## AXIS_FIR_v1_0
module AXIS_FIR_v1_0 # 
    (
        parameter integer C_S_AXIS_TDATA_WIDTH	= 16,
        parameter integer C_M_AXIS_TDATA_WIDTH	= 32,
        parameter integer C_M_AXIS_START_COUNT	= 32
    )
    (
        input wire [3:0] s_axis_tkeep,
        output wire [3:0] m_axis_tkeep,
        input wire  s_axis_aclk,
        input wire  s_axis_aresetn,
        output wire  s_axis_tready,
        input wire [C_S_AXIS_TDATA_WIDTH-1 : 0] s_axis_tdata,
        input wire [(C_S_AXIS_TDATA_WIDTH/8)-1 : 0] s_axis_tstrb,
        input wire  s_axis_tlast,
        input wire  s_axis_tvalid,
        input wire  m_axis_aclk,
        input wire  m_axis_aresetn,
        output wire  m_axis_tvalid,
        output wire [C_M_AXIS_TDATA_WIDTH-1 : 0] m_axis_tdata,
        output wire [(C_M_AXIS_TDATA_WIDTH/8)-1 : 0] m_axis_tstrb,
        output wire  m_axis_tlast,
        input wire  m_axis_tready
    );
Size in the first run: roughly 9500 cells after synthesis, ~72 I/O pins.
Settings: LEC_CHECK=0, ABC_AREA=1, CAP_MARGIN=15, CELL_PAD_IN_SITES_DETAIL_PLACEMENT=1, CELL_PAD_IN_SITES_GLOBAL_PLACEMENT=1, CORE_ASPECT_RATIO=1.33, CORE_MARGIN=9, CORE_UTILIZATION=17, GPL_ROUTABILITY_DRIVEN=0, GPL_TIMING_DRIVEN=1, HOLD_SLACK_MARGIN=0.05, MAX_ROUTING_LAYER=met4, MIN_ROUTING_LAYER=met2, PLACE_DENSITY_LB_ADDON=0.2, SETUP_SLACK_MARGIN=0.71, SLEW_MARGIN=35, TNS_END_PERCENT=65; clock period 6.23 ns.
run.sh (not shown) runs the stock make flow with config.mk's settings and CLKGATE_MAP_FILE=.
Next try:
Settings changed: ABC_AREA 1 to default, CAP_MARGIN 15 to 20, CELL_PAD_IN_SITES_DETAIL_PLACEMENT 1 to default, CORE_ASPECT_RATIO 1.33 to 1.54, GPL_ROUTABILITY_DRIVEN 0 to 1, HOLD_SLACK_MARGIN 0.05 to default, MAX_ROUTING_LAYER met4 to default, MIN_ROUTING_LAYER met2 to default, PLACE_DENSITY_LB_ADDON 0.2 to 0.13, SETUP_SLACK_MARGIN 0.71 to default, SLEW_MARGIN 35 to 20.
Effect: The changed run finished but failed the layout checks on setup timing; global-route usage shrinks by 8.2 points; worst hold slack gains 0.0070 ns; setup slack degrades by 0.65 ns; non-clock buffer count increases by 313; design area is lower by 6.6%; register-to-register slack loses 0.65 ns; flip-flop count is unchanged; synthesized cell count decreases by 23%.
Next try:
Settings changed: CELL_PAD_IN_SITES_GLOBAL_PLACEMENT 1 to default, CORE_ASPECT_RATIO 1.54 to default, CORE_MARGIN 9 to 2, CORE_UTILIZATION 17 to 72, GPL_ROUTABILITY_DRIVEN 1 to default, GPL_TIMING_DRIVEN 1 to default, PLACE_DENSITY_LB_ADDON 0.13 to default, TNS_END_PERCENT 65 to default.
Clock period 6.23 ns to 5.21 ns, I/O delays scaled along.
Outcome: The changed run finished but fails on setup timing. Global-route usage goes up by 27 points. Hold slack loses 0.0057 ns. Count of clock-buffer cells in the layout shrinks by 7. Wire length came out lower by 14%. Utilization increases by 66 points. Worst setup slack is worse by 1.2 ns. Critical path depth rises by 1. Synthesized cell count does not change. Sequential share of layout area increases by 0.19 points.
Next try:
Settings changed: CORE_UTILIZATION 72 to 40.
Clock period 5.21 ns to 8.0 ns, I/O delays scaled along.
What happened: This time the run went through all stages and came out clean. Clock-buffer cell count went up by 5. Die size is higher by 79%. First-iteration DRC count drops by 40%. Via count goes down by 15%.

* * *

v6:
AXIS_FIR_v1_0 again, from the RTL that the note above started with.
Settings: LEC_CHECK=0, CAP_MARGIN=15, CORE_MARGIN=2, CORE_UTILIZATION=72, CTS_CLUSTER_DIAMETER=28, CTS_CLUSTER_SIZE=44, HOLD_SLACK_MARGIN=-0.08, SETUP_SLACK_MARGIN=2.03, SLEW_MARGIN=20; clock period 6.8 ns.
Input-level comparison between v7 and v6:
Settings: a change of SETUP_SLACK_MARGIN from 2.03 to 1.64.
## What came out
- v7: arrival time at the worst endpoint is 0.04 ns higher than what v6 reported.
- When v7 is measured against v6, its number of antenna violations at the first check in global routing turns out 12 lower.
- Comparing v7 and v6, the lower sum of net half-perimeters after detailed placement was measured on v7.
- Setup slack: v7 less than v6
- Compared with v6, critical path depth in v7 increased by a few percent.
- v7 ends up with lower aggregate global-route resource usage than v6 does.
- Higher shortest period the worst path allows goes to v7 over v6.
- Lower post-CTS setup-driven buffer insertion count was reported by v7, not v6.
